==> flow/design.v <==
`timescale 1ns / 1ps
module LED_flow(
  input      i_clk,                     
  input      i_rst_n,                   
  input      pause,                     
  output reg [6:0] keyboard_val,        
  output reg [7:0] keyboard             
 );
reg [1:0] cnt2;                         
reg [3:0] flag;                         
reg [23:0] flag_time;                   
reg key_clk_sec;                        
reg key_clk_sec_d;
reg [1:0] cnt;                          
reg key_clk_d;
wire key_clk  = cnt[1];                 
wire sec_tick = key_clk_sec & ~key_clk_sec_d;
wire scan_tick = key_clk & ~key_clk_d;
always @ (posedge i_clk)
   begin
     if (i_rst_n) begin
         cnt <= 2'd0;
         cnt2 <= 2'd0;
         key_clk_sec <= 1'b0;
         key_clk_sec_d <= 1'b0;
         key_clk_d <= 1'b0;
     end else begin
         cnt <= cnt + 1'b1;
         cnt2 <= (cnt2 + 1'b1) % 2'd3;
         if(cnt2 < 2'd1)
             key_clk_sec <= 1'b1;
         else
             key_clk_sec <= 1'b0;
         key_clk_sec_d <= key_clk_sec;
         key_clk_d <= key_clk;
     end
   end
always @ (posedge i_clk)
  begin
    if (i_rst_n)
        flag_time <= 24'b0;
    else if(sec_tick && !pause)
        flag_time <= (flag_time + 1'b1) % 24'd8640000;
  end
always @ (posedge i_clk)
  if (i_rst_n) begin
    flag <= 4'd0;
    keyboard <= 8'b1111_1111;
    keyboard_val <= 7'b1111111;
  end else if (scan_tick)
  begin
    flag <= (flag + 1'b1) % 4'd8;
    case(flag)
       4'h0:begin
                keyboard <= 8'b0111_1111;    
                case((flag_time / 19'd360000) / 4'd10)
                4'd0:keyboard_val <= 7'b0000001;
                4'd1:keyboard_val <= 7'b1001111;
                4'd2:keyboard_val <= 7'b0010010;
                4'd3:keyboard_val <= 7'b0000110;
                4'd4:keyboard_val <= 7'b1001100;
                4'd5:keyboard_val <= 7'b0100100;
                4'd6:keyboard_val <= 7'b0100000;
                4'd7:keyboard_val <= 7'b0001111;
                4'd8:keyboard_val <= 7'b0000000;
                4'd9:keyboard_val <= 7'b0001100;
                endcase
            end
       4'h1:begin
                keyboard <= 8'b1011_1111;    
                case((flag_time / 19'd360000) % 4'd10)
                4'd0:keyboard_val <= 7'b0000001;
                4'd1:keyboard_val <= 7'b1001111;
                4'd2:keyboard_val <= 7'b0010010;
                4'd3:keyboard_val <= 7'b0000110;
                4'd4:keyboard_val <= 7'b1001100;
                4'd5:keyboard_val <= 7'b0100100;
                4'd6:keyboard_val <= 7'b0100000;
                4'd7:keyboard_val <= 7'b0001111;
                4'd8:keyboard_val <= 7'b0000000;
                4'd9:keyboard_val <= 7'b0001100;
                endcase
            end
       4'h2:begin
                keyboard <= 8'b1101_1111;    
                case(((flag_time / 13'd6000) % 6'd60) / 4'd10)
                4'd0:keyboard_val <= 7'b0000001;
                4'd1:keyboard_val <= 7'b1001111;
                4'd2:keyboard_val <= 7'b0010010;
                4'd3:keyboard_val <= 7'b0000110;
                4'd4:keyboard_val <= 7'b1001100;
                4'd5:keyboard_val <= 7'b0100100;
                4'd6:keyboard_val <= 7'b0100000;
                4'd7:keyboard_val <= 7'b0001111;
                4'd8:keyboard_val <= 7'b0000000;
                4'd9:keyboard_val <= 7'b0001100;
                endcase
            end
       4'h3:begin
                keyboard <= 8'b1110_1111;    
                case(((flag_time / 13'd6000) % 6'd60) % 4'd10)
                4'd0:keyboard_val <= 7'b0000001;
                4'd1:keyboard_val <= 7'b1001111;
                4'd2:keyboard_val <= 7'b0010010;
                4'd3:keyboard_val <= 7'b0000110;
                4'd4:keyboard_val <= 7'b1001100;
                4'd5:keyboard_val <= 7'b0100100;
                4'd6:keyboard_val <= 7'b0100000;
                4'd7:keyboard_val <= 7'b0001111;
                4'd8:keyboard_val <= 7'b0000000;
                4'd9:keyboard_val <= 7'b0001100;
                endcase
            end
       4'h4:begin
                keyboard <= 8'b1111_0111;    
                case(((flag_time / 7'd100) % 6'd60) / 4'd10)
                4'd0:keyboard_val <= 7'b0000001;
                4'd1:keyboard_val <= 7'b1001111;
                4'd2:keyboard_val <= 7'b0010010;
                4'd3:keyboard_val <= 7'b0000110;
                4'd4:keyboard_val <= 7'b1001100;
                4'd5:keyboard_val <= 7'b0100100;
                4'd6:keyboard_val <= 7'b0100000;
                4'd7:keyboard_val <= 7'b0001111;
                4'd8:keyboard_val <= 7'b0000000;
                4'd9:keyboard_val <= 7'b0001100;
                endcase
            end
       4'h5:begin
                keyboard <= 8'b1111_1011;    
                case(((flag_time / 7'd100) % 6'd60) % 4'd10)
                4'd0:keyboard_val <= 7'b0000001;
                4'd1:keyboard_val <= 7'b1001111;
                4'd2:keyboard_val <= 7'b0010010;
                4'd3:keyboard_val <= 7'b0000110;
                4'd4:keyboard_val <= 7'b1001100;
                4'd5:keyboard_val <= 7'b0100100;
                4'd6:keyboard_val <= 7'b0100000;
                4'd7:keyboard_val <= 7'b0001111;
                4'd8:keyboard_val <= 7'b0000000;
                4'd9:keyboard_val <= 7'b0001100;
                endcase
            end
       4'h6:begin
                keyboard <= 8'b1111_1101;    
                case((flag_time % 7'd100)/4'd10)
                4'd0:keyboard_val <= 7'b0000001;
                4'd1:keyboard_val <= 7'b1001111;
                4'd2:keyboard_val <= 7'b0010010;
                4'd3:keyboard_val <= 7'b0000110;
                4'd4:keyboard_val <= 7'b1001100;
                4'd5:keyboard_val <= 7'b0100100;
                4'd6:keyboard_val <= 7'b0100000;
                4'd7:keyboard_val <= 7'b0001111;
                4'd8:keyboard_val <= 7'b0000000;
                4'd9:keyboard_val <= 7'b0001100;
                endcase
            end
       4'h7:begin
                keyboard <= 8'b1111_1110;    
                case(flag_time % 4'd10)
                4'd0:keyboard_val <= 7'b0000001;
                4'd1:keyboard_val <= 7'b1001111;
                4'd2:keyboard_val <= 7'b0010010;
                4'd3:keyboard_val <= 7'b0000110;
                4'd4:keyboard_val <= 7'b1001100;
                4'd5:keyboard_val <= 7'b0100100;
                4'd6:keyboard_val <= 7'b0100000;
                4'd7:keyboard_val <= 7'b0001111;
                4'd8:keyboard_val <= 7'b0000000;
                4'd9:keyboard_val <= 7'b0001100;
                endcase
            end
    endcase
  end
endmodule
==> flow/run.sh <==
#!/bin/bash
# the make line also repeats each setting of config.mk as NAME=value (left out here)
make -C /OpenROAD-flow-scripts/flow DESIGN_CONFIG=/design/flow/config.mk WORK_HOME=/design/flow/orfs CLKGATE_MAP_FILE= finish
==> flow/config.mk <==
export PLATFORM = sky130hd
export DESIGN_NAME = LED_flow
export DESIGN_NICKNAME = LED_flow
export VERILOG_FILES = /design/flow/design.v
export SDC_FILE = /design/flow/constraint.sdc
export NUM_CORES = 4
export LEC_CHECK = 0
export CAP_MARGIN = 15
export CORE_ASPECT_RATIO = 1.61
export CORE_MARGIN = 2
export CORE_UTILIZATION = 40
export GPL_TIMING_DRIVEN = 0
export MIN_ROUTING_LAYER = met2
export PLACE_DENSITY = 0.6
export SLEW_MARGIN = 20
==> flow/constraint.sdc <==
create_clock -name core_clock -period 25.0 [get_ports {i_clk}]
set_input_delay 5.0000 -clock core_clock [delete_from_list [all_inputs] [get_ports {i_clk}]]
set_output_delay 5.0000 -clock core_clock [all_outputs]
set_load 0.01 [all_outputs]
==> results of run 1 <==
-- cell type report --
type	instances	area (um2)
inverter	116	435
timing repair buffer	34	288
sequential	48	961
buffer	230	1040
clock buffer	6	139
tap	826	1030
fill	6857	35000
multi-input combinational	3446	23200
antenna	3	7.51
clock inverter	2	13.8
-- per-stage QoR --
step / setup WS [ps] / setup TNS [ps] / utilization / cells
5_1_grt: 13.2 / 0 / 0.437 / 4708
3_5_place_dp: -386 / -1890 / 0.423 / 4684
4_1_cts: 63.0 / 0 / 0.426 / 4693
6_report: 850 / 0 / 0.437 / 4711
3_3_place_gp: -325 / -1490 / 0.422 / 4682
2_1_floorplan: 5120 / 0 / - / 3840
-- repair_timing --
action,CTS,global route
hold endpoints to repair,0,0
hold buffers,0,0
resized,5,110
endpoints found under the setup margin,7,7
pin swaps,1,9
buffers inserted,1,13
-- routing by layer --
layer | routed length (um) | track usage | up-vias | share of wire
met3 | 31700 | 0.455 | 2186 | 0.30
met1 | 0 | - | 14600 | 0
met4 | 20500 | 0.203 | 8 | 0.20
met2 | 52800 | 0.645 | 11800 | 0.50
li1 | - | - | 14600 | -
met5 | 155 | 0.0403 | - | 0.0015
==> impl_metrics.tcl, run 1 <==
# implementation run metrics
set metrics [dict create \
    first_pass_iters 14 \
    hold_violations 0 \
    syn_area_um2 25000 \
    path_common_cell "or4_1" \
    synth-simple-area-share 0.329 \
    top_area_cell "xnor2_1" \
    period_used_share 0.966 \
    cts_root_buf "clkbuf_16" \
    skew_ps 17.8 \
    ff_type "dfxtp_1" \
    cpMaxStageDelayCell "o211ai_1" \
    edf_count 0 \
    worstPathRequired_ps 25230 \
    slew_violations 0 \
    yosysTopAreaCellShare 0.0787 \
    status "complete, no violations" \
    vias_per_cell 9.17 \
    setup_viol 0 \
    start_kind "flip-flop" \
    die-area_um2 64700 \
    final_area_um2 27100 \
    endpoint "keyboard_val[6]$_SDFFE_PP1P_" \
    hold_slack_ps 424 \
    core_area_um2 62100 \
    fmax_ghz 0.0414 \
    grt_antenna_before_repair 0 \
    ff2ff_setup_slack_ps 850 \
    holdPathEnd "cnt2[0]$_SDFF_PP0_" \
    htree_levels 2 \
    port_buffers 16 \
    ios 18 \
    die.size.y_um 322 \
    period_minus_slack_ps 24150 \
    maxCapViolCount 0 \
    wirelength_mm 105 \
    clock_latency_ps 320 \
    r2r_cells 73 \
    finalWeightedCongestion 1.06 \
    arrival_ps 24380 \
    grt_pass1_wl_mm 161 \
    antenna_left 0 \
    yosysMostFrequentCell "nor2_1" \
    fp_nets 3867 \
    tightest_slew_ps 1140 \
    crit_cells 73 \
    ys_sh_adder 0.0244 \
    worst-setup-path-type "flip-flop to flip-flop" \
    synth_chip_area_um2 25000 \
    yosys_warnings 1 \
    crit_start "flag_time[19]$_SDFFE_PP0P_" \
    ys_sh_xor 0.106 \
    worstPathBufferInverterCount 8 \
    grt_usage 0.468 \
    yosys_cells 3840 \
    grt_pass1_vias 42700 \
    synth.logic.top_family "AND-OR/OR-AND gates" \
    cts_tree "built" \
    overflow 0 \
    areaGrowthSynthToFinish_pct 8.34 \
    placed_cell_area_um2 26300 \
    ys_top_cells_by_count "nor2_1 (404), nand2_1 (389), a21oi_1 (278), xnor2_1 (225), o21ai_0 (224)" \
    compound_area_frac 0.403 \
    max_slew_margin 0.238 \
    crit_path_end_kind "flip-flop" \
    top_cells_by_area "xnor2_1 (7.9%), nor2_1 (6.1%), nand2_1 (5.8%)" \
    rows 116 \
    cts.clk_slew.worst_paths_ps 70 \
    synth.avg_cell_area_um2 6.52 \
    rsz0062_at_grt "no" \
    vias 43200 \
    max_stage_delay_ps 670 \
    min_path_type "flip-flop to flip-flop" \
    clkSinkCount 48 \
    fp_util 0.403 \
    rr_startpoint "flag_time[19]$_SDFFE_PP0P_" \
    cts_max_path_buffers 2 \
    crit_family "AND-OR/OR-AND gates" \
    warnings 39 \
    synth.distinct_cells 152 \
    ys_seq_frac 0.0384 \
    drt_iter0_drc 12500 \
    wl_per_cell_um 22.3 \
    grt_max_degree 16 \
    fp.dieW_um 201 \
    dp_hpwl_mm 82.1 \
    holdPathStages 1 \
    synth_cells 3840 \
    hold_start "cnt2[1]$_SDFF_PP0_" \
    route.detailed.drc 0 \
    cts_buffers 5 \
    ys.flops 48 \
    r2r-end "keyboard_val[6]$_SDFFE_PP1P_" \
    path_max_fanout 10 \
    final_nets 3908 \
    async_reset_ff_frac 0 \
    synthMuxAreaShare 0.0408 \
]
==> inputs of run 2 (changes only) <==
Settings changed: ABC_AREA set to 1, CAP_MARGIN 15 to 20, CORE_ASPECT_RATIO 1.61 to not set, CORE_MARGIN 2 to 3, CORE_UTILIZATION 40 to 58, CTS_CLUSTER_DIAMETER set to 377, CTS_CLUSTER_SIZE set to 84, GPL_TIMING_DRIVEN 0 to not set, HOLD_SLACK_MARGIN set to 0.29, MIN_ROUTING_LAYER met2 to not set, PLACE_DENSITY 0.6 to not set, PLACE_DENSITY_LB_ADDON set to 0.08, SETUP_SLACK_MARGIN set to -1.54, SLEW_MARGIN 20 to 15.
Clock period 25.0 ns to 17.5 ns, I/O delays scaled along.
==> run 2 against run 1 <==
  * The run now fails in 5_1_grt
  * Synthesized area up 0.62%
  * Die area down 29%
  * Synthesized cell count up 18%
==> impl_metrics.tcl, run 2 <==
# metrics dict for downstream scripts
set metrics [dict create \
    overflow 12 \
    fp.dieW_um 214 \
    synth-simple-area-share 0.637 \
    fp_util 0.594 \
    rows 75 \
    synth_chip_area_um2 25200 \
    yosys_cells 4516 \
    syn_area_um2 25200 \
    edf_count 0 \
    holdBufCountCts 0 \
    core_area_um2 42400 \
    ys.flops 48 \
    compound_area_frac 0.0931 \
    ios 18 \
    die.size.y_um 214 \
    htree_levels 2 \
    yosysTopAreaCellShare 0.173 \
    synthMuxAreaShare 0.000794 \
    top_cells_by_area "nand2_1 (17%), inv_1 (9.3%), nand2_2 (8.4%)" \
    yosys_warnings 1 \
    async_reset_ff_frac 0 \
    fp_nets 4543 \
    grt_usage 0.796 \
    synth.logic.top_family "simple AND/OR/NAND/NOR gates" \
    top_area_cell "nand2_1" \
    stop_error "[ERROR GRT-0232] Routing congestion too high. Check the congestion heatmap in the GUI." \
    synth.distinct_cells 94 \
    cts_root_buf "clkbuf_16" \
    port_buffers 17 \
    die-area_um2 46000 \
    cts_max_path_buffers 2 \
    ys_sh_xor 0.0633 \
    clkSinkCount 48 \
    dp_hpwl_mm 64.7 \
    finalWeightedCongestion 0.965 \
    ys_sh_adder 0.0119 \
    ys_top_cells_by_count "nand2_1 (1,164), inv_1 (623), nor2_1 (424), nand3_1 (377), nand2_2 (338)" \
    ff_type "dfxtp_1" \
    placed_cell_area_um2 34100 \
    haltStage "5_1_grt" \
    cts_buffers 5 \
    status "stopped before the end" \
    ys_seq_frac 0.0381 \
    synth.avg_cell_area_um2 5.58 \
    yosysMostFrequentCell "nand2_1" \
    synth_cells 4516 \
]
-- run 2: per-layer routing --
layer  GRT usage  GRT overflow
met1       0.767             0
met2       0.929             6
met3       0.705             0
met4       0.804             6
met5       0.498             0
-- run 2: repair_timing --
action                                  4_1_cts
hold endpoints to repair                      0
pin swaps                                   141
gates resized                               248
endpoints found under the setup margin        7
buffers inserted                            118
gates cloned                                 22
-- run 2: metrics by stage --
stage,std cells,setup slack [ps]
2_1_floorplan,4516,-9800
3_3_place_gp,6118,-11400
3_5_place_dp,6118,-12390
4_1_cts,6264,-11340
==> inputs of run 3 (changes only) <==
Settings changed: ABC_AREA 1 to not set, CELL_PAD_IN_SITES_GLOBAL_PLACEMENT set to 3, CORE_MARGIN 3 to 2, CORE_UTILIZATION 58 to 30, CTS_CLUSTER_DIAMETER 377 to 261, CTS_CLUSTER_SIZE 84 to 98, HOLD_SLACK_MARGIN 0.29 to not set, SETUP_SLACK_MARGIN -1.54 to not set, SLEW_MARGIN 15 to 20, TNS_END_PERCENT set to 15.
Clock period 17.5 ns to 25.0 ns, I/O delays scaled along.
==> run 3 against run 2 <==
  * Now clean on timing, DRC and antenna
  * Die area rose by 87%
  * Synthesized area fell by 0.62%
  * Synthesized cell count fell by 15%
==> impl_metrics.tcl, run 3 <==
# implementation run metrics
set metrics [dict create \
    dp_hpwl_mm 79.7 \
    num_antenna_cells 0 \
    cts_tree "built" \
    warnings 39 \
    fp.dieW_um 293 \
    ys_sh_adder 0.0244 \
    yosys_cells 3840 \
    slew_violations 0 \
    clkSinkCount 48 \
    holdBufCountCts 0 \
    fillers 9039 \
    worstPathRequired_ps 25240 \
    grt_pass1_wl_mm 159 \
    drt_iter0_drc 2235 \
    hold_start "cnt2[1]$_SDFF_PP0_" \
    crit_family "AND-OR/OR-AND gates" \
    holdPathEnd "cnt2[0]$_SDFF_PP0_" \
    ios 18 \
    path_common_cell "buf_4" \
    dp_slack_ps 123 \
    synth.avg_cell_area_um2 6.52 \
    fp_util 0.304 \
    async_reset_ff_frac 0 \
    synthMuxAreaShare 0.0408 \
    arrival_ps 23770 \
    cts.clk_slew.worst_paths_ps 90 \
    synth.logic.top_family "AND-OR/OR-AND gates" \
    setup_ws_ps 1470 \
    grt_max_degree 51 \
    route.detailed.drc 0 \
    cts_root_buf "clkbuf_16" \
    edf_count 0 \
    syn_area_um2 25000 \
    synth.distinct_cells 152 \
    min_path_type "flip-flop to flip-flop" \
    synth_cells 3840 \
    crit_path_end_kind "flip-flop" \
    synth-simple-area-share 0.329 \
    setup_viol 0 \
    wl_per_cell_um 21.0 \
    fmax_ghz 0.0425 \
    start_kind "flip-flop" \
    r2r_cells 73 \
    overflow 0 \
    crit_start "flag_time[23]$_SDFFE_PP0P_" \
    hold_violations 0 \
    grt_pass1_vias 28100 \
    first_pass_iters 6 \
    yosysMostFrequentCell "nor2_1" \
    vias 29700 \
    synth_chip_area_um2 25000 \
    status "complete, no violations" \
    yosysTopAreaCellShare 0.0787 \
    worstPathBufferInverterCount 7 \
    holdPathStages 1 \
    die-area_um2 85800 \
    period_used_share 0.941 \
    top_area_cell "xnor2_1" \
    wirelength_mm 101 \
    antenna_left 0 \
    cts_max_path_buffers 2 \
    tightest_slew_ps 1140 \
    vias_per_cell 6.16 \
    endpoint "keyboard_val[4]$_SDFFE_PP1P_" \
    ys.flops 48 \
    path_max_fanout 50 \
    ys_top_cells_by_count "nor2_1 (404), nand2_1 (389), a21oi_1 (278), xnor2_1 (225), o21ai_0 (224)" \
    finalWeightedCongestion 0.905 \
    areaGrowthSynthToFinish_pct 7.11 \
    r2r-end "keyboard_val[4]$_SDFFE_PP1P_" \
    port_buffers 17 \
    cts_buffers 5 \
    die.size.y_um 293 \
    crit_cells 73 \
    fp_nets 3867 \
    rr_startpoint "flag_time[23]$_SDFFE_PP0P_" \
    rows 105 \
    ff_type "dfxtp_1" \
    compound_area_frac 0.403 \
    grt_usage 0.224 \
    core_area_um2 82400 \
    ff2ff_setup_slack_ps 1470 \
    final_nets 3775 \
    top_cells_by_area "xnor2_1 (7.9%), nor2_1 (6.1%), nand2_1 (5.8%)" \
    grt_antenna_before_repair 0 \
    max_stage_delay_ps 700 \
    clock_latency_ps 320 \
    worst-setup-path-type "flip-flop to flip-flop" \
    htree_levels 2 \
    ys_sh_xor 0.106 \
    ys_seq_frac 0.0384 \
    max_slew_margin 0.237 \
    skew_ps 15.1 \
    yosys_warnings 1 \
    period_minus_slack_ps 23530 \
    fin_util 0.326 \
    cpMaxStageDelayCell "dfxtp_4" \
    maxCapViolCount 0 \
]
==> run 3: timing repair <==
| item | in CTS | in global routing |
|---|---|---|
| gates resized | 0 | 47 |
| buffers inserted | 0 | 4 |
| setup endpoints to repair | 0 | 7 |
==> run 3: through the flow <==
step / hold WS, ps / cell area (um2) / cells / TNS [ps]
2_1_floorplan: 399 / 25000 / 3840 / 0
3_5_place_dp: 415 / 26400 / 4807 / 0
3_3_place_gp: 406 / 26400 / 4806 / 0
5_1_grt: 443 / 26800 / 4819 / -20.4
6_report: 406 / 26800 / 4819 / 0
4_1_cts: 413 / 26600 / 4815 / 0
==> run 3: routing by layer <==
| metal | GRT usage | vias up | routed length (um) |
|---|---|---|---|
| met5 | 0 | - | 0 |
| met2 | 0.418 | 759 | 51700 |
| li1 | - | 14500 | - |
| met1 | 0.282 | 14300 | 44500 |
| met4 | 0.0563 | 0 | 2270 |
| met3 | 0.00802 | 121 | 2830 |
==> run 3: cell type report <==
class / instances / area [um2] / share of cell area
clock buffers: 5 / 125 / 0.00466
multi-input cells: 3446 / 22900 / 0.852
clock inverters: 3 / 68.8 / 0.00257
well taps: 1070 / 1340 / 0.0499
flip-flops and latches: 48 / 978 / 0.0365
repair buffers: 131 / 1020 / 0.0381
inverters: 116 / 435 / 0.0162
==> inputs of run 4 (changes only) <==
Settings changed: CELL_PAD_IN_SITES_GLOBAL_PLACEMENT 3 to not set, CORE_UTILIZATION 30 to 66, CTS_CLUSTER_DIAMETER 261 to not set, CTS_CLUSTER_SIZE 98 to not set, HOLD_SLACK_MARGIN set to -0.07, PLACE_DENSITY_LB_ADDON 0.08 to not set, SETUP_SLACK_MARGIN set to 0.52, TNS_END_PERCENT 15 to 5.
Clock period 25.0 ns to 19.6 ns, I/O delays scaled along.
==> run 4 against run 3 <==
  * The run now fails in 5_1_grt
  * Synthesized area did not move
  * Die area fell by 54%
  * Synthesized cell count did not move
==> impl_metrics.tcl, run 4 <==
# metrics dict for downstream scripts
set metrics [dict create \
    synth_cells 3840 \
    finalWeightedCongestion 1.10 \
    die.size.y_um 199 \
    htree_levels 2 \
    yosysMostFrequentCell "nor2_1" \
    synth.avg_cell_area_um2 6.52 \
    ios 18 \
    ys_top_cells_by_count "nor2_1 (404), nand2_1 (389), a21oi_1 (278), xnor2_1 (225), o21ai_0 (224)" \
    synth-simple-area-share 0.329 \
    syn_area_um2 25000 \
    ys_sh_adder 0.0244 \
    haltStage "5_1_grt" \
    compound_area_frac 0.403 \
    top_area_cell "xnor2_1" \
    cts_root_buf "clkbuf_16" \
    overflow 52 \
    ys.flops 48 \
    ys_sh_xor 0.106 \
    fp_nets 3867 \
    fp.dieW_um 199 \
    die-area_um2 39500 \
    yosys_cells 3840 \
    yosysTopAreaCellShare 0.0787 \
    rows 71 \
    fp_util 0.668 \
    synth_chip_area_um2 25000 \
    ff_type "dfxtp_1" \
    edf_count 0 \
    synthMuxAreaShare 0.0408 \
    yosys_warnings 1 \
    dp.cells 4483 \
    synth.logic.top_family "AND-OR/OR-AND gates" \
    port_buffers 17 \
    top_cells_by_area "xnor2_1 (7.9%), nor2_1 (6.1%), nand2_1 (5.8%)" \
    clkSinkCount 48 \
    synth.distinct_cells 152 \
    placed_cell_area_um2 27900 \
    cts_max_path_buffers 2 \
    stop_error "[ERROR GRT-0232] Routing congestion too high. Check the congestion heatmap in the GUI." \
    holdBufCountCts 0 \
    ys_seq_frac 0.0384 \
    async_reset_ff_frac 0 \
    dp_hpwl_mm 66.7 \
    status "stopped before the end" \
    cts_buffers 5 \
    grt_usage 0.680 \
    core_area_um2 37500 \
    dp_slack_ps -807 \
]
-- run 4: per-layer routing --
layer / global-route usage / GRT overflow
met5: 0.130 / 0
met4: 0.671 / 19
met1: 0.676 / 1
met2: 0.907 / 31
met3: 0.466 / 1
-- run 4: what timing repair did --
action	CTS
pin swaps	56
setup endpoints to repair	7
gates cloned	5
resized	213
buffers inserted	67
==> inputs of run 5 (changes only) <==
Settings changed: ABC_AREA set to 1, CORE_UTILIZATION 66 to 72, CTS_CLUSTER_SIZE set to 100, HOLD_SLACK_MARGIN -0.07 to not set, PLACE_DENSITY set to 0.6, SETUP_SLACK_MARGIN 0.52 to not set, TNS_END_PERCENT 5 to not set.
Clock period 19.6 ns to 32.8 ns, I/O delays scaled along.
==> run 5 against run 4 <==
  * Now fails the layout checks on negative setup slack
  * Synthesized area grew 0.62%
  * Synthesized cell count grew 18%
  * Die area shrank 7.6%
==> impl_metrics.tcl, run 5 <==
# implementation run metrics
set metrics [dict create \
    endpoint "keyboard_val[2]$_SDFFE_PP1P_" \
    grt_pass1_vias 25300 \
    fp.dieW_um 191 \
    overflow 0 \
    hold_start "cnt2[0]$_SDFF_PP0_" \
    fin_setup_tns_ps -9440 \
    rows 68 \
    port_buffers 17 \
    yosysMostFrequentCell "nand2_1" \
    core_area_um2 34500 \
    cpMaxStageDelayCell "xor2_1" \
    min_path_type "flip-flop to flip-flop" \
    cts.clk_slew.worst_paths_ps 80 \
    fin_cells 5213 \
    path_max_fanout 11 \
    crit_family "simple AND/OR/NAND/NOR gates" \
    ff_type "dfxtp_1" \
    skew_ps 8.99 \
    grt_antenna_before_repair 4 \
    hold_violations 0 \
    check.faults "negative setup slack" \
    fp_util 0.730 \
    grt_pass1_wl_mm 109 \
    route.detailed.drc 0 \
    synth_chip_area_um2 25200 \
    synthMuxAreaShare 0.000794 \
    antenna_left 0 \
    syn_area_um2 25200 \
    cts_buffers 5 \
    grt_usage 0.345 \
    crit_start "flag_time[22]$_SDFFE_PP0P_" \
    cts_tree "built" \
    wirelength_mm 86.2 \
    ys.flops 48 \
    synth.logic.top_family "simple AND/OR/NAND/NOR gates" \
    die.size.y_um 191 \
    yosysTopAreaCellShare 0.173 \
    fp_nets 4543 \
    holdPathStages 1 \
    worst-setup-path-type "flip-flop to flip-flop" \
    yosys_warnings 1 \
    dp_hpwl_mm 53.8 \
    worstPathBufferInverterCount 38 \
    period_minus_slack_ps 34180 \
    warnings 41 \
    drt_iter0_drc 3245 \
    holdBufCountCts 0 \
    crit_cells 258 \
    worstPathRequired_ps 33000 \
    r2r_cells 258 \
    first_pass_iters 14 \
    path_common_cell "nand2_1" \
    crit_path_end_kind "flip-flop" \
    compound_area_frac 0.0931 \
    slew_violations 0 \
    fmax_ghz 0.0293 \
    finalWeightedCongestion 1.01 \
    setup_ws_ps -1380 \
    max_slew_margin 0.179 \
    synth_cells 4516 \
    tightest_slew_ps 1230 \
    top_area_cell "nand2_1" \
    synth.avg_cell_area_um2 5.58 \
    ys_sh_adder 0.0119 \
    yosys_cells 4516 \
    status "finished with violations" \
    ios 18 \
    start_kind "flip-flop" \
    ys_top_cells_by_count "nand2_1 (1,164), inv_1 (623), nor2_1 (424), nand3_1 (377), nand2_2 (338)" \
    ys_sh_xor 0.0633 \
    dp.cells 4986 \
    htree_levels 2 \
    maxCapViolCount 0 \
    cts_root_buf "clkbuf_16" \
    cts_max_path_buffers 2 \
    areaGrowthSynthToFinish_pct 17.0 \
    synth-simple-area-share 0.637 \
    async_reset_ff_frac 0 \
    vias 31800 \
    die-area_um2 36500 \
    clock_latency_ps 300 \
    top_cells_by_area "nand2_1 (17%), inv_1 (9.3%), nand2_2 (8.4%)" \
    max_stage_delay_ps 960 \
    period_used_share 1.04 \
    r2r-end "keyboard_val[2]$_SDFFE_PP1P_" \
    wl_per_cell_um 16.5 \
    arrival_ps 34380 \
    clkSinkCount 48 \
    final_nets 4782 \
    setup_viol 7 \
    fillers 2202 \
    vias_per_cell 6.11 \
    holdPathEnd "cnt2[0]$_SDFF_PP0_" \
    grt_max_degree 34 \
    synth.distinct_cells 94 \
    rr_startpoint "flag_time[22]$_SDFFE_PP0P_" \
    edf_count 0 \
    ff2ff_setup_slack_ps -1380 \
    ys_seq_frac 0.0381 \
]
run 5: final cells by class:
type                            instances  area [um2]  area share
Sequential cell                        48         965      0.0327
Antenna cell                            2        5.00    0.000170
Clock inverter                          3        47.5     0.00161
Inverter                              775        3060       0.104
Clock buffer                            5         125     0.00424
Multi-Input combinational cell       3646       22300       0.756
Timing Repair Buffer                  279        2410      0.0817
Tap cell                              455         569      0.0193
run 5: timing repair:
item	CTS	global route
setup buffers	0	182
endpoints found under the setup margin	7	7
pin swaps	0	206
gates cloned	0	35
resized	4	431
run 5: per-layer routing:
metal	wire, um	GRT usage	share of wire
met1	31000	0.410	0.36
met2	39700	0.641	0.46
met3	8930	0.0259	0.10
met4	6350	0.130	0.074
met5	212	0	0.0025
run 5: stage by stage:
stage	hold slack [ps]	setup WS [ps]	util	area, um2
after detailed placement	416	-312	0.742	25600
after global placement	409	403	0.742	25600
after floorplan	397	4890	-	25200
after CTS	426	21.7	0.748	25800
after global routing	443	-4240	0.853	29500
final	423	-1380	0.853	29500
==> inputs of run 6 (changes only) <==
Settings changed: CORE_UTILIZATION 72 to 65, CTS_CLUSTER_SIZE 100 to not set, SETUP_SLACK_MARGIN set to 4.67, TNS_END_PERCENT set to 5.
Clock period 32.8 ns to 17.8 ns, I/O delays scaled along.
==> run 6 against run 5 <==
  * The flow now stops in 5_1_grt
  * Synthesized area did not move
  * Synthesized cell count is the same
  * Die area up 11%
==> impl_metrics.tcl, run 6 <==
# metrics dict for downstream scripts
set metrics [dict create \
    top_cells_by_area "nand2_1 (17%), inv_1 (9.3%), nand2_2 (8.4%)" \
    synth.logic.top_family "simple AND/OR/NAND/NOR gates" \
    synthMuxAreaShare 0.000794 \
    async_reset_ff_frac 0 \
    ys_sh_adder 0.0119 \
    stop_error "[ERROR GRT-0232] Routing congestion too high. Check the congestion heatmap in the GUI." \
    fp_util 0.655 \
    rows 72 \
    overflow 163 \
    edf_count 0 \
    htree_levels 2 \
    synth.avg_cell_area_um2 5.58 \
    yosysTopAreaCellShare 0.173 \
    synth_cells 4516 \
    ff_type "dfxtp_1" \
    die-area_um2 40400 \
    grt_usage 0.822 \
    fp_nets 4543 \
    fp.dieW_um 201 \
    yosysMostFrequentCell "nand2_1" \
    cts_max_path_buffers 2 \
    synth-simple-area-share 0.637 \
    ys_top_cells_by_count "nand2_1 (1,164), inv_1 (623), nor2_1 (424), nand3_1 (377), nand2_2 (338)" \
    synth_chip_area_um2 25200 \
    compound_area_frac 0.0931 \
    finalWeightedCongestion 0.963 \
    clkSinkCount 48 \
    core_area_um2 38500 \
    ys_seq_frac 0.0381 \
    placed_cell_area_um2 33500 \
    ys.flops 48 \
    die.size.y_um 201 \
    ios 18 \
    dp_hpwl_mm 65.5 \
    cts_buffers 5 \
    syn_area_um2 25200 \
    yosys_warnings 1 \
    synth.distinct_cells 94 \
    top_area_cell "nand2_1" \
    ys_sh_xor 0.0633 \
    status "stopped before the end" \
    yosys_cells 4516 \
    haltStage "5_1_grt" \
    dp_slack_ps -12480 \
    port_buffers 17 \
    cts_root_buf "clkbuf_16" \
]
run 6: what timing repair did:
item                       CTS
pin swaps                  116
cloned                      16
buffers inserted            79
gates resized              112
setup endpoints to repair    7
hold buffers                 0
hold endpoints to repair     0
run 6: routing by layer:
metal	track usage	overflow
met4	0.845	73
met3	0.699	0
met1	0.794	6
met2	0.970	84
met5	0.537	0
run 6: metrics by stage:
| step | cells | setup TNS, ps | hold WS, ps |
|---|---|---|---|
| after floorplan | 4516 | -68770 | 397 |
| after global placement | 6044 | -77750 | 408 |
| after detailed placement | 6044 | -86960 | 411 |
| after CTS | 6147 | -81590 | 421 |
==> inputs of run 7 (changes only) <==
Settings changed: CTS_CLUSTER_SIZE set to 79, PLACE_DENSITY 0.6 to not set, PLACE_DENSITY_LB_ADDON set to 0.01, SETUP_SLACK_MARGIN 4.67 to not set.
Clock period 17.8 ns to 19.7 ns, I/O delays scaled along.
==> run 7 against run 6 <==
  * The flow again stops in 5_1_grt
  * Synthesized area is the same
  * Synthesized cell count is the same
  * Die area is the same
==> impl_metrics.tcl, run 7 <==
# metrics dict for downstream scripts
set metrics [dict create \
    status "stopped before the end" \
    haltStage "5_1_grt" \
    stop_error "[ERROR GRT-0232] Routing congestion too high. Check the congestion heatmap in the GUI." \
    async_reset_ff_frac 0 \
    synth.avg_cell_area_um2 5.58 \
    overflow 4195 \
    cts_root_buf "clkbuf_16" \
    syn_area_um2 25200 \
    fp_util 0.655 \
    ios 18 \
    ff_type "dfxtp_1" \
    top_cells_by_area "nand2_1 (17%), inv_1 (9.3%), nand2_2 (8.4%)" \
    yosysTopAreaCellShare 0.173 \
    synth-simple-area-share 0.637 \
    compound_area_frac 0.0931 \
    port_buffers 17 \
    fp.dieW_um 201 \
    ys_seq_frac 0.0381 \
    placed_cell_area_um2 33400 \
    clkSinkCount 48 \
    grt_usage 1.05 \
    dp_hpwl_mm 65.0 \
    yosys_warnings 1 \
    synth.logic.top_family "simple AND/OR/NAND/NOR gates" \
    synth_cells 4516 \
    cts_buffers 5 \
    die-area_um2 40400 \
    top_area_cell "nand2_1" \
    ys_sh_adder 0.0119 \
    rows 72 \
    edf_count 0 \
    ys.flops 48 \
    ys_top_cells_by_count "nand2_1 (1,164), inv_1 (623), nor2_1 (424), nand3_1 (377), nand2_2 (338)" \
    synth.distinct_cells 94 \
    ys_sh_xor 0.0633 \
    cts_max_path_buffers 2 \
    synthMuxAreaShare 0.000794 \
    core_area_um2 38500 \
    yosysMostFrequentCell "nand2_1" \
    yosys_cells 4516 \
    fp_nets 4543 \
    holdBufCountCts 0 \
    finalWeightedCongestion 0.986 \
    synth_chip_area_um2 25200 \
    die.size.y_um 201 \
    htree_levels 2 \
]
## run 7: per-stage QoR
stage               setup slack (ps)  hold slack [ps]  std cells
CTS                            -9630              425       6153
detailed placement            -10530              416       6047
global placement               -9380              405       6047
floorplan                      -7970              397       4516
## run 7: routing by layer
metal  overflow  GRT usage
met5         12      0.595
met4        696       1.15
met3         73      0.783
met2       3337       1.41
met1         77      0.922
## run 7: repair_timing
action	in CTS
resized	179
endpoints found under the setup margin	7
cloned	23
endpoints found under the hold margin	0
pin swaps	142
buffers inserted	75
==> inputs of run 8 (changes only) <==
Settings changed: CAP_MARGIN 20 to 40, CELL_PAD_IN_SITES_DETAIL_PLACEMENT set to 2, CELL_PAD_IN_SITES_GLOBAL_PLACEMENT set to 2, CORE_MARGIN 2 to 9, CORE_UTILIZATION 65 to 42, CTS_CLUSTER_DIAMETER set to 61, CTS_CLUSTER_SIZE 79 to not set, MAX_ROUTING_LAYER set to met4, MIN_ROUTING_LAYER set to met2, PLACE_DENSITY_LB_ADDON 0.01 to not set, SETUP_SLACK_MARGIN set to 5.0, TNS_END_PERCENT 5 to 95.
Clock period 19.7 ns to 25.0 ns, I/O delays scaled along.
==> run 8 against run 7 <==
  * The run fails in 3_5_place_dp
  * Synthesized cell count unchanged
  * Die area rose by 71%
  * Synthesized area unchanged
==> impl_metrics.tcl, run 8 <==
# metrics dict for downstream scripts
set metrics [dict create \
    status "stopped before the end" \
    haltStage "3_5_place_dp" \
    stop_error "[ERROR DPL-0033] detailed placement checks failed during check placement." \
    die-area_um2 69100 \
    ys_seq_frac 0.0381 \
    ys_top_cells_by_count "nand2_1 (1,164), inv_1 (623), nor2_1 (424), nand3_1 (377), nand2_2 (338)" \
    yosysTopAreaCellShare 0.173 \
    ios 18 \
    synth.avg_cell_area_um2 5.58 \
    yosys_cells 4516 \
    synth_cells 4516 \
    compound_area_frac 0.0931 \
    fp.dieW_um 263 \
    fp_util 0.425 \
    syn_area_um2 25200 \
    top_area_cell "nand2_1" \
    async_reset_ff_frac 0 \
    ys_sh_adder 0.0119 \
    synth.distinct_cells 94 \
    synth-simple-area-share 0.637 \
    yosys_warnings 1 \
    yosysMostFrequentCell "nand2_1" \
    ys.flops 48 \
    ff_type "dfxtp_1" \
    synth_chip_area_um2 25200 \
    rows 89 \
    edf_count 0 \
    fp_nets 4543 \
    finalWeightedCongestion 1.05 \
    die.size.y_um 263 \
    port_buffers 17 \
    ys_sh_xor 0.0633 \
    synthMuxAreaShare 0.000794 \
    top_cells_by_area "nand2_1 (17%), inv_1 (9.3%), nand2_2 (8.4%)" \
    core_area_um2 59200 \
    synth.logic.top_family "simple AND/OR/NAND/NOR gates" \
]
[run 8: stage by stage]
stage	std cells	worst slack, ps
after global placement	6333	-5100
after floorplan	4516	-2310
==> inputs of run 9 (changes only) <==
Settings changed: ABC_AREA 1 to not set, CAP_MARGIN 40 to 20, CELL_PAD_IN_SITES_DETAIL_PLACEMENT 2 to not set, CELL_PAD_IN_SITES_GLOBAL_PLACEMENT 2 to not set, CORE_MARGIN 9 to 2, CORE_UTILIZATION 42 to 40, CTS_CLUSTER_DIAMETER 61 to not set, MAX_ROUTING_LAYER met4 to not set, MIN_ROUTING_LAYER met2 to not set, PLACE_DENSITY set to 0.6, SETUP_SLACK_MARGIN 5.0 to not set, TNS_END_PERCENT 95 to not set.
Clock period 25.0 ns to 15.2 ns, I/O delays scaled along.
==> run 9 against run 8 <==
  * Now fails the layout checks on negative setup slack
  * Die area shrank 6.5%
  * Synthesized cell count decreased by 15%
  * Synthesized area fell by 0.62%
==> impl_metrics.tcl, run 9 <==
# implementation run metrics
set metrics [dict create \
    status "finished with violations" \
    check.faults "negative setup slack" \
    fmax_ghz 0.0524 \
    crit_start "flag_time[23]$_SDFFE_PP0P_" \
    grt_pass1_wl_mm 159 \
    crit_cells 85 \
    wirelength_mm 100 \
    die-area_um2 64600 \
    fp_nets 3867 \
    ys_sh_xor 0.106 \
    areaGrowthSynthToFinish_pct 57.3 \
    syn_area_um2 25000 \
    yosysTopAreaCellShare 0.0787 \
    cts_tree "built" \
    max_slew_margin 0.296 \
    rsz0062_at_grt "yes" \
    slew_violations 0 \
    port_buffers 17 \
    r2r-end "keyboard_val[6]$_SDFFE_PP1P_" \
    period_minus_slack_ps 19070 \
    compound_area_frac 0.403 \
    max_stage_delay_ps 610 \
    synth.avg_cell_area_um2 6.52 \
    fin_cells 5867 \
    dp.cells 5724 \
    ys.flops 48 \
    cts_root_buf "clkbuf_16" \
    synth-simple-area-share 0.329 \
    vias 34800 \
    ys_top_cells_by_count "nor2_1 (404), nand2_1 (389), a21oi_1 (278), xnor2_1 (225), o21ai_0 (224)" \
    antenna_left 0 \
    htree_levels 2 \
    tightest_slew_ps 1040 \
    fp.dieW_um 254 \
    skew_ps 3.92 \
    regArea_um2 978 \
    synth_chip_area_um2 25000 \
    cpMaxStageDelayCell "or4_4" \
    yosysMostFrequentCell "nor2_1" \
    drt_iter0_drc 2572 \
    top_cells_by_area "xnor2_1 (7.9%), nor2_1 (6.1%), nand2_1 (5.8%)" \
    rows 91 \
    worstPathBufferInverterCount 20 \
    fin_setup_tns_ps -26700 \
    logic_area_um2 25800 \
    grt_pass1_vias 32400 \
    crit_path_end_kind "flip-flop" \
    wl_per_cell_um 17.1 \
    r2r_cells 85 \
    ios 18 \
    ys_seq_frac 0.0384 \
    maxCapViolCount 0 \
    fp_util 0.405 \
    core_area_um2 61800 \
    start_kind "flip-flop" \
    setup_ws_ps -3870 \
    path_common_cell "buf_4" \
    worst-setup-path-type "flip-flop to flip-flop" \
    clock_latency_ps 320 \
    clkSinkCount 48 \
    cts_max_path_buffers 2 \
    ff_type "dfxtp_1" \
    path_max_fanout 14 \
    synth_cells 3840 \
    min_path_type "flip-flop to flip-flop" \
    rr_startpoint "flag_time[23]$_SDFFE_PP0P_" \
    warnings 42 \
    ys_sh_adder 0.0244 \
    grt_antenna_before_repair 0 \
    num_antenna_cells 0 \
    first_pass_iters 6 \
    grt_usage 0.290 \
    endpoint "keyboard_val[6]$_SDFFE_PP1P_" \
    die.size.y_um 254 \
    holdPathEnd "cnt2[1]$_SDFF_PP0_" \
    vias_per_cell 5.93 \
    period_used_share 1.25 \
    hold_violations 0 \
    synth.distinct_cells 152 \
    cts.clk_slew.worst_paths_ps 70 \
    cts_buffers 5 \
    synthMuxAreaShare 0.0408 \
    dp_slack_ps -4130 \
    grt_max_degree 36 \
    placed_cell_area_um2 36000 \
    hold_start "cnt2[1]$_SDFF_PP0_" \
    holdPathStages 1 \
    ff2ff_setup_slack_ps -3870 \
    worstPathRequired_ps 15450 \
    finalWeightedCongestion 0.977 \
    dp_hpwl_mm 78.2 \
    yosys_warnings 1 \
    yosys_cells 3840 \
    arrival_ps 19320 \
    edf_count 0 \
    final_nets 5057 \
    synth.logic.top_family "AND-OR/OR-AND gates" \
    async_reset_ff_frac 0 \
    setup_viol 7 \
    final_area_um2 39400 \
    crit_family "AND-OR/OR-AND gates" \
    overflow 0 \
    fillers 5468 \
    route.detailed.drc 0 \
    top_area_cell "xnor2_1" \
]
[run 9: what timing repair did]
action / in CTS / in global routing
resized: 219 / 214
setup endpoints to repair: 7 / 7
setup buffers: 71 / 69
hold buffers: 0 / 0
pin swaps: 84 / 141
[run 9: per-layer routing]
| layer | track usage | up-vias | part of all wire |
|---|---|---|---|
| met3 | 0.0225 | 186 | 0.045 |
| met2 | 0.524 | 1009 | 0.49 |
| met1 | 0.366 | 16500 | 0.44 |
| met4 | 0.0842 | 0 | 0.026 |
| met5 | 0 | - | 0 |
| li1 | - | 17000 | - |
[run 9: layout make-up]
class,instances,area share
timing repair buffer,1413,0.280
sequential,48,0.0248
multi-input combinational,3446,0.654
clock buffer,7,0.00387
inverter,116,0.0111
tap,837,0.0266
[run 9: metrics by stage]
step	utilization	hold slack, ps
finish	0.637	429
floorplan	-	399
global placement	0.582	405
CTS	0.611	422
detailed placement	0.582	412
global route	0.637	465
==> inputs of run 10 (changes only) <==
Settings changed: CAP_MARGIN 20 to 0, CELL_PAD_IN_SITES_DETAIL_PLACEMENT set to 0, CELL_PAD_IN_SITES_GLOBAL_PLACEMENT set to 3, CORE_ASPECT_RATIO set to 0.71, CORE_MARGIN 2 to 6, CTS_CLUSTER_SIZE set to 30, GPL_TIMING_DRIVEN set to 1, MAX_ROUTING_LAYER set to met5, MIN_ROUTING_LAYER set to met1, TNS_END_PERCENT set to 5.
Clock period 15.2 ns to 42.7 ns, I/O delays scaled along.
==> run 10 against run 9 <==
  * The run now finishes clean
  * Routed wire length shrank 2.0%
  * Die area grew 6.5%
  * Synthesized area is the same
  * Count of clock-buffer cells in the layout shrank 1
  * Cell count shrank 23%
  * Largest cell class unchanged
==> impl_metrics.tcl, run 10 <==
# implementation run metrics
set metrics [dict create \
    arrival_ps 27840 \
    warnings 42 \
    ys_sh_xor 0.106 \
    areaGrowthSynthToFinish_pct 2.98 \
    die-area_um2 68900 \
    endpoint "keyboard_val[4]$_SDFFE_PP1P_" \
    synth_chip_area_um2 25000 \
    start_kind "flip-flop" \
    r2r_cells 68 \
    syn_area_um2 25000 \
    yosys_cells 3840 \
    max_stage_delay_ps 930 \
    skew_ps 10.8 \
    fin_setup_tns_ps 0 \
    synthMuxAreaShare 0.0408 \
    num_antenna_cells 0 \
    max_slew_margin 0.216 \
    ff2ff_setup_slack_ps 15090 \
    ys.flops 48 \
    final_nets 3714 \
    worstPathRequired_ps 42930 \
    synth.avg_cell_area_um2 6.52 \
    antenna_left 0 \
    finalWeightedCongestion 0.939 \
    crit_cells 68 \
    path_common_cell "nor3_1" \
    grt_max_degree 66 \
    fin_util 0.421 \
    cts_setup_buffers 0 \
    top_area_cell "xnor2_1" \
    yosysTopAreaCellShare 0.0787 \
    grt_antenna_before_repair 0 \
    wl_per_cell_um 21.8 \
    edf_count 0 \
    postCtsResizedCells 0 \
    ys_seq_frac 0.0384 \
    slew_violations 0 \
    crit_start "flag_time[22]$_SDFFE_PP0P_" \
    cts_tree "built" \
    route.detailed.drc 0 \
    fp_nets 3867 \
    synth.logic.top_family "AND-OR/OR-AND gates" \
    synth.distinct_cells 152 \
    setup_viol 0 \
    ys_sh_adder 0.0244 \
    dp_hpwl_mm 77.0 \
    overflow 0 \
    grt_pass1_vias 26800 \
    holdBufCountCts 0 \
    fmax_ghz 0.0362 \
    cts_max_path_buffers 2 \
    period_minus_slack_ps 27610 \
    ios 18 \
    period_used_share 0.647 \
    status "complete, no violations" \
    synth_cells 3840 \
    wirelength_mm 98.4 \
    synth-simple-area-share 0.329 \
    clkSinkCount 48 \
    hold_start "cnt2[1]$_SDFF_PP0_" \
    htree_levels 2 \
    vias_per_cell 6.73 \
    holdPathStages 1 \
    cts_root_buf "clkbuf_16" \
    worstPathBufferInverterCount 2 \
    drt_iter0_drc 3557 \
    fillers 6610 \
    cpMaxStageDelayCell "a311oi_2" \
    tightest_slew_ps 1170 \
    vias 30300 \
    core_area_um2 61200 \
    cts_buffers 5 \
    worst-setup-path-type "flip-flop to flip-flop" \
    first_pass_iters 6 \
    clock_latency_ps 310 \
    compound_area_frac 0.403 \
    top_cells_by_area "xnor2_1 (7.9%), nor2_1 (6.1%), nand2_1 (5.8%)" \
    ys_top_cells_by_count "nor2_1 (404), nand2_1 (389), a21oi_1 (278), xnor2_1 (225), o21ai_0 (224)" \
    die.size.y_um 223 \
    holdPathEnd "cnt2[0]$_SDFF_PP0_" \
    hold_violations 0 \
    fp_util 0.409 \
    yosysMostFrequentCell "nor2_1" \
    path_max_fanout 45 \
    yosys_warnings 1 \
    regArea_um2 966 \
    async_reset_ff_frac 0 \
    rows 76 \
    maxCapViolCount 0 \
    ff_type "dfxtp_1" \
    rsz0062_at_grt "no" \
    rr_startpoint "flag_time[22]$_SDFFE_PP0P_" \
    fp.dieW_um 309 \
    port_buffers 17 \
    r2r-end "keyboard_val[4]$_SDFFE_PP1P_" \
    logic_area_um2 22600 \
    cts.clk_slew.worst_paths_ps 70 \
    grt_pass1_wl_mm 155 \
    grt_usage 0.267 \
    crit_path_end_kind "flip-flop" \
    min_path_type "flip-flop to flip-flop" \
    crit_family "AND-OR/OR-AND gates" \
]
[run 10: metal layers]
layer | track usage | up-vias | wire length, um
met2 | 0.343 | 1346 | 36300
met5 | 0 | - | 0
li1 | - | 14400 | -
met3 | 0.0349 | 38 | 8610
met1 | 0.466 | 14600 | 53100
met4 | 0.0184 | 0 | 408
[run 10: through the flow]
stage / setup WS, ps / cells / hold slack, ps / instance area [um2]
after floorplan: 22820 / 3840 / 399 / 25000
after global placement: 16080 / 4499 / 409 / 25600
after detailed placement: 15190 / 4499 / 431 / 25600
after CTS: 15090 / 4507 / 441 / 25800
after global routing: 12900 / 4507 / 472 / 25800
final: 15090 / 4507 / 430 / 25800
[run 10: layout make-up]
class | count | share of cell area
Inverter | 116 | 0.0169
Sequential cell | 48 | 0.0374
Timing Repair Buffer | 70 | 0.0220
Clock buffer | 6 | 0.00538
Multi-Input combinational cell | 3446 | 0.878
Clock inverter | 2 | 0.000582
Tap cell | 819 | 0.0397
==> inputs of run 11 (changes only) <==
Settings changed: CAP_MARGIN 0 to 20, CELL_PAD_IN_SITES_DETAIL_PLACEMENT 0 to not set, CELL_PAD_IN_SITES_GLOBAL_PLACEMENT 3 to not set, CORE_ASPECT_RATIO 0.71 to not set, CORE_MARGIN 6 to 2, CORE_UTILIZATION 40 to 72, CTS_CLUSTER_SIZE 30 to not set, GPL_TIMING_DRIVEN 1 to not set, MAX_ROUTING_LAYER met5 to not set, MIN_ROUTING_LAYER met1 to not set, PLACE_DENSITY 0.6 to not set, SETUP_SLACK_MARGIN set to -1.09, TNS_END_PERCENT 5 to not set.
Clock period 42.7 ns to 14.4 ns, I/O delays scaled along.
==> run 11 against run 10 <==
  * The flow now stops in 3_5_place_dp
  * Die area decreased by 47%
  * Synthesized cell count did not move
  * Synthesized area unchanged
==> impl_metrics.tcl, run 11 <==
# metrics dict for downstream scripts
set metrics [dict create \
    fp_util 0.729 \
    port_buffers 17 \
    synth_chip_area_um2 25000 \
    ys_sh_adder 0.0244 \
    yosysMostFrequentCell "nor2_1" \
    syn_area_um2 25000 \
    yosys_warnings 1 \
    core_area_um2 34400 \
    ff_type "dfxtp_1" \
    status "stopped before the end" \
    top_area_cell "xnor2_1" \
    stop_error "[ERROR DPL-0038] Utilization greater than 100%, impossible to legalize" \
    ios 18 \
    yosysTopAreaCellShare 0.0787 \
    ys_sh_xor 0.106 \
    fp.dieW_um 191 \
    ys_seq_frac 0.0384 \
    synthMuxAreaShare 0.0408 \
    synth.logic.top_family "AND-OR/OR-AND gates" \
    synth-simple-area-share 0.329 \
    synth_cells 3840 \
    synth.distinct_cells 152 \
    haltStage "3_5_place_dp" \
    top_cells_by_area "xnor2_1 (7.9%), nor2_1 (6.1%), nand2_1 (5.8%)" \
    yosys_cells 3840 \
    die.size.y_um 191 \
    async_reset_ff_frac 0 \
    compound_area_frac 0.403 \
    synth.avg_cell_area_um2 6.52 \
    edf_count 0 \
    ys.flops 48 \
    fp_nets 3867 \
    rows 68 \
    die-area_um2 36300 \
    ys_top_cells_by_count "nor2_1 (404), nand2_1 (389), a21oi_1 (278), xnor2_1 (225), o21ai_0 (224)" \
    finalWeightedCongestion 1.13 \
]
## run 11: stage by stage
step	setup WS, ps	instance area [um2]	TNS, ps
3_3_place_gp	-4120	34800	-28580
2_1_floorplan	-4000	26300	-27470
==> inputs of run 12 (changes only) <==
Settings changed: ABC_AREA set to 1, CTS_CLUSTER_DIAMETER set to 204, CTS_CLUSTER_SIZE set to 82, PLACE_DENSITY_LB_ADDON set to 0.19, SETUP_SLACK_MARGIN -1.09 to 3.95.
Clock period 14.4 ns to 25.5 ns, I/O delays scaled along.
==> run 12 against run 11 <==
  * The flow stops in 4_1_cts
  * Synthesized area increased by 0.62%
  * Synthesized cell count increased by 18%
  * Die area increased by 0.61%
==> impl_metrics.tcl, run 12 <==
# metrics dict for downstream scripts
set metrics [dict create \
    ys.flops 48 \
    edf_count 0 \
    yosys_warnings 1 \
    synth.avg_cell_area_um2 5.58 \
    fp_util 0.730 \
    fp.dieW_um 191 \
    ff_type "dfxtp_1" \
    stop_error "[ERROR DPL-0038] Utilization greater than 100%, impossible to legalize" \
    ys_sh_xor 0.0633 \
    synthMuxAreaShare 0.000794 \
    dp_slack_ps -7810 \
    yosysTopAreaCellShare 0.173 \
    core_area_um2 34500 \
    synth.distinct_cells 94 \
    synth_cells 4516 \
    async_reset_ff_frac 0 \
    haltStage "4_1_cts" \
    syn_area_um2 25200 \
    rows 68 \
    ys_seq_frac 0.0381 \
    synth-simple-area-share 0.637 \
    die.size.y_um 191 \
    port_buffers 17 \
    status "stopped before the end" \
    yosysMostFrequentCell "nand2_1" \
    die-area_um2 36500 \
    compound_area_frac 0.0931 \
    synth.logic.top_family "simple AND/OR/NAND/NOR gates" \
    dp_hpwl_mm 95.5 \
    ys_sh_adder 0.0119 \
    top_area_cell "nand2_1" \
    fp_nets 4543 \
    synth_chip_area_um2 25200 \
    yosys_cells 4516 \
    ys_top_cells_by_count "nand2_1 (1,164), inv_1 (623), nor2_1 (424), nand3_1 (377), nand2_2 (338)" \
    top_cells_by_area "nand2_1 (17%), inv_1 (9.3%), nand2_2 (8.4%)" \
    ios 18 \
    placed_cell_area_um2 33500 \
    finalWeightedCongestion 1.06 \
]
[run 12: stage by stage]
| stage | setup TNS, ps | instances | hold WS [ps] | utilization |
|---|---|---|---|---|
| 3_5_place_dp | -54220 | 5934 | 434 | 0.970 |
| 3_3_place_gp | -21040 | 5934 | 410 | 0.970 |
| 2_1_floorplan | -12290 | 4516 | 397 | - |
==> inputs of run 13 (changes only) <==
Settings changed: ABC_AREA 1 to not set, CORE_UTILIZATION 72 to 68, CTS_CLUSTER_DIAMETER 204 to 351, CTS_CLUSTER_SIZE 82 to 33, PLACE_DENSITY set to 0.6, PLACE_DENSITY_LB_ADDON 0.19 to not set, SETUP_SLACK_MARGIN 3.95 to not set, TNS_END_PERCENT set to 5.
Clock period 25.5 ns to 19.7 ns, I/O delays scaled along.
==> run 13 against run 12 <==
  * Synthesized area decreased by 0.62%
  * Synthesized cell count decreased by 15%
  * Die area increased by 5.1%
  * The layout now fails its checks (negative setup slack)
==> impl_metrics.tcl, run 13 <==
# implementation run metrics
set metrics [dict create \
    status "finished with violations" \
    check.faults "negative setup slack" \
    arrival_ps 20630 \
    period_used_share 1.04 \
    die-area_um2 38400 \
    hold_violations 0 \
    wirelength_mm 99.8 \
    start_kind "flip-flop" \
    worstPathBufferInverterCount 12 \
    cpMaxStageDelayCell "or4_4" \
    ff_type "dfxtp_1" \
    maxCapViolCount 0 \
    endpoint "keyboard_val[2]$_SDFFE_PP1P_" \
    worst-setup-path-type "flip-flop to flip-flop" \
    yosys_cells 3840 \
    placed_cell_area_um2 27500 \
    synth.avg_cell_area_um2 6.52 \
    synth_chip_area_um2 25000 \
    synthMuxAreaShare 0.0408 \
    vias 34900 \
    top_area_cell "xnor2_1" \
    ys.flops 48 \
    holdBufCountCts 0 \
    rsz0062_at_grt "yes" \
    ff2ff_setup_slack_ps -760 \
    areaGrowthSynthToFinish_pct 21.7 \
    min_path_type "flip-flop to flip-flop" \
    synth-simple-area-share 0.329 \
    async_reset_ff_frac 0 \
    grt_usage 0.437 \
    vias_per_cell 7.68 \
    ios 18 \
    wl_per_cell_um 22.0 \
    holdPathStages 1 \
    fin_cells 4542 \
    yosys_warnings 1 \
    overflow 0 \
    port_buffers 17 \
    fp_nets 3867 \
    tightest_slew_ps 1120 \
    slew_violations 0 \
    fmax_ghz 0.0489 \
    yosysMostFrequentCell "nor2_1" \
    rr_startpoint "flag_time[23]$_SDFFE_PP0P_" \
    first_pass_iters 13 \
    r2r-end "keyboard_val[2]$_SDFFE_PP1P_" \
    hold_start "cnt2[1]$_SDFF_PP0_" \
    route.detailed.drc 0 \
    max_slew_margin 0.249 \
    crit_cells 76 \
    holdPathEnd "cnt2[1]$_SDFF_PP0_" \
    cts_tree "built" \
    crit_path_end_kind "flip-flop" \
    ys_sh_xor 0.106 \
    crit_start "flag_time[23]$_SDFFE_PP0P_" \
    die.size.y_um 196 \
    fp_util 0.687 \
    fp.dieW_um 196 \
    core_area_um2 36400 \
    ys_top_cells_by_count "nor2_1 (404), nand2_1 (389), a21oi_1 (278), xnor2_1 (225), o21ai_0 (224)" \
    synth.distinct_cells 152 \
    dp_slack_ps -912 \
    cts_max_path_buffers 2 \
    ys_seq_frac 0.0384 \
    path_common_cell "buf_4" \
    r2r_cells 76 \
    dp.cells 4443 \
    synth_cells 3840 \
    cts.clk_slew.worst_paths_ps 80 \
    grt_max_degree 43 \
    crit_family "AND-OR/OR-AND gates" \
    setup_ws_ps -756 \
    grt_pass1_wl_mm 145 \
    edf_count 0 \
    cts_root_buf "clkbuf_16" \
    top_cells_by_area "xnor2_1 (7.9%), nor2_1 (6.1%), nand2_1 (5.8%)" \
    final_nets 4099 \
    warnings 42 \
    drt_iter0_drc 5245 \
    antenna_left 0 \
    dp_hpwl_mm 66.3 \
    ys_sh_adder 0.0244 \
    rows 70 \
    synth.logic.top_family "AND-OR/OR-AND gates" \
    htree_levels 2 \
    compound_area_frac 0.403 \
    yosysTopAreaCellShare 0.0787 \
    syn_area_um2 25000 \
    path_max_fanout 29 \
    grt_pass1_vias 30500 \
    worstPathRequired_ps 19880 \
    grt_antenna_before_repair 1 \
    fillers 2341 \
    final_area_um2 30500 \
    period_minus_slack_ps 20460 \
    max_stage_delay_ps 570 \
    clkSinkCount 48 \
    setup_viol 7 \
    finalWeightedCongestion 1.08 \
    skew_ps 6.51 \
    clock_latency_ps 300 \
    cts_buffers 5 \
]
[run 13: layout make-up]
class	count	area, um2	share of cell area
Clock inverter	3	68.8	0.00226
Timing Repair Buffer	452	3670	0.120
Multi-Input combinational cell	3449	24600	0.808
Sequential cell	48	976	0.0320
Clock buffer	5	125	0.00410
Inverter	116	435	0.0143
Antenna cell	1	2.50	0.0000821
Tap cell	468	586	0.0192
[run 13: what timing repair did]
item / in CTS / in global routing
setup buffers: 24 / 57
gates cloned: 3 / 4
resized: 116 / 259
pin swaps: 26 / 78
endpoints found under the setup margin: 7 / 7
[run 13: per-stage QoR]
stage                     utilization  hold slack [ps]  setup TNS [ps]
after global placement          0.756              407            -859
after global routing            0.837              453          -12260
final                           0.837              425           -5060
after detailed placement        0.756              417           -5830
after floorplan                     -              399               0
after CTS                       0.785              428               0
[run 13: per-layer routing]
metal,wire (um),GRT usage,share of wire
met5,0,0,0
met4,7830,0.250,0.078
met3,11200,0.0607,0.11
met2,45800,0.762,0.46
met1,34900,0.513,0.35
==> inputs of run 14 (changes only) <==
Settings changed: CORE_UTILIZATION 68 to 40, CTS_CLUSTER_DIAMETER 351 to not set, CTS_CLUSTER_SIZE 33 to not set, SETUP_SLACK_MARGIN set to -0.38, TNS_END_PERCENT 5 to not set.
Clock period 19.7 ns to 24.3 ns, I/O delays scaled along.
==> run 14 against run 13 <==
  * The run now finishes clean
  * Synthesized cell count did not move
  * Register-to-register slack gained 2000 ps
  * Routed wire length shrank 15%
  * Hold slack gained 4.8 ps
  * Cell count up 0.95%
  * Core utilization down 41 points
  * Count of clock-buffer cells in the layout grew 2
  * Sequential share of layout area rose by 0.48 points
==> impl_metrics.tcl, run 14 <==
# implementation run metrics
set metrics [dict create \
    skew_ps 13.6 \
    ff2ff_setup_slack_ps 1260 \
    ff_type "dfxtp_1" \
    synth_chip_area_um2 25000 \
    setup_ws_ps 1260 \
    ys.flops 48 \
    die-area_um2 64600 \
    slew_violations 0 \
    route.detailed.drc 0 \
    ys_sh_xor 0.106 \
    endpoint "keyboard_val[4]$_SDFFE_PP1P_" \
    arrival_ps 23270 \
    drt_iter0_drc 2968 \
    yosys_cells 3840 \
    period_used_share 0.948 \
    crit_family "AND-OR/OR-AND gates" \
    yosys_warnings 1 \
    crit_cells 78 \
    status "complete, no violations" \
    grt_pass1_vias 26400 \
    fp.dieW_um 254 \
    overflow 0 \
    ys_seq_frac 0.0384 \
    rr_startpoint "flag_time[21]$_SDFFE_PP0P_" \
    dp_hpwl_mm 65.0 \
    top_cells_by_area "xnor2_1 (7.9%), nor2_1 (6.1%), nand2_1 (5.8%)" \
    synth-simple-area-share 0.329 \
    setup_viol 0 \
    max_slew_margin 0.288 \
    cts_max_path_buffers 2 \
    wirelength_mm 84.6 \
    hold_start "cnt2[1]$_SDFF_PP0_" \
    hold_violations 0 \
    core_area_um2 61800 \
    finalWeightedCongestion 0.981 \
    fin_setup_tns_ps 0 \
    grt_antenna_before_repair 0 \
    num_antenna_cells 0 \
    crit_start "flag_time[21]$_SDFFE_PP0P_" \
    holdPathStages 1 \
    period_minus_slack_ps 23040 \
    grt_usage 0.248 \
    tightest_slew_ps 1070 \
    crit_path_end_kind "flip-flop" \
    first_pass_iters 8 \
    clkSinkCount 48 \
    vias 29800 \
    top_area_cell "xnor2_1" \
    vias_per_cell 6.50 \
    path_common_cell "buf_4" \
    ys_sh_adder 0.0244 \
    fin_util 0.429 \
    compound_area_frac 0.403 \
    port_buffers 17 \
    synthMuxAreaShare 0.0408 \
    antenna_left 0 \
    synth_cells 3840 \
    final_nets 3774 \
    syn_area_um2 25000 \
    synth.logic.top_family "AND-OR/OR-AND gates" \
    edf_count 0 \
    placed_cell_area_um2 26000 \
    yosysTopAreaCellShare 0.0787 \
    die.size.y_um 254 \
    fillers 6584 \
    fp_nets 3867 \
    htree_levels 2 \
    final_area_um2 26500 \
    ios 18 \
    worst-setup-path-type "flip-flop to flip-flop" \
    fp_util 0.405 \
    rows 91 \
    min_path_type "flip-flop to flip-flop" \
    async_reset_ff_frac 0 \
    wl_per_cell_um 18.4 \
    cts.clk_slew.worst_paths_ps 80 \
    worstPathBufferInverterCount 12 \
    maxCapViolCount 0 \
    fmax_ghz 0.0434 \
    worstPathRequired_ps 24530 \
    ys_top_cells_by_count "nor2_1 (404), nand2_1 (389), a21oi_1 (278), xnor2_1 (225), o21ai_0 (224)" \
    grt_pass1_wl_mm 136 \
    start_kind "flip-flop" \
    synth.distinct_cells 152 \
    synth.avg_cell_area_um2 6.52 \
    grt_max_degree 57 \
    cts_buffers 5 \
    r2r_cells 78 \
    cpMaxStageDelayCell "dfxtp_4" \
    clock_latency_ps 310 \
    warnings 39 \
    max_stage_delay_ps 660 \
    areaGrowthSynthToFinish_pct 5.88 \
    dp_slack_ps 122 \
    r2r-end "keyboard_val[4]$_SDFFE_PP1P_" \
    yosysMostFrequentCell "nor2_1" \
    cts_tree "built" \
    path_max_fanout 48 \
    holdBufCountCts 0 \
    cts_root_buf "clkbuf_16" \
    holdPathEnd "cnt2[1]$_SDFF_PP0_" \
]
-- run 14: what timing repair did --
item / 4_1_cts / 5_1_grt
gates resized: 0 / 48
setup buffers: 0 / 8
setup endpoints to repair: 0 / 7
-- run 14: layer usage --
layer | vias up | track usage | share of wire
met1 | 14100 | 0.335 | 0.45
met4 | 0 | 0.0607 | 0.020
li1 | 14500 | - | -
met2 | 1088 | 0.420 | 0.47
met3 | 126 | 0.0263 | 0.059
met5 | - | 0 | 0
-- run 14: stage by stage --
| step | hold slack [ps] | std cells |
|---|---|---|
| floorplan | 399 | 3840 |
| global placement | 407 | 4568 |
| detailed placement | 413 | 4569 |
| CTS | 425 | 4577 |
| global route | 429 | 4585 |
| finish | 430 | 4585 |
-- run 14: area by class of cell --
class | instances | area [um2] | area share
Multi-Input combinational cell | 3446 | 22900 | 0.862
Tap cell | 837 | 1050 | 0.0395
Timing Repair Buffer | 130 | 1030 | 0.0390
Sequential cell | 48 | 976 | 0.0368
Inverter | 116 | 439 | 0.0166
Clock buffer | 7 | 143 | 0.00538
Clock inverter | 1 | 7.51 | 0.000283
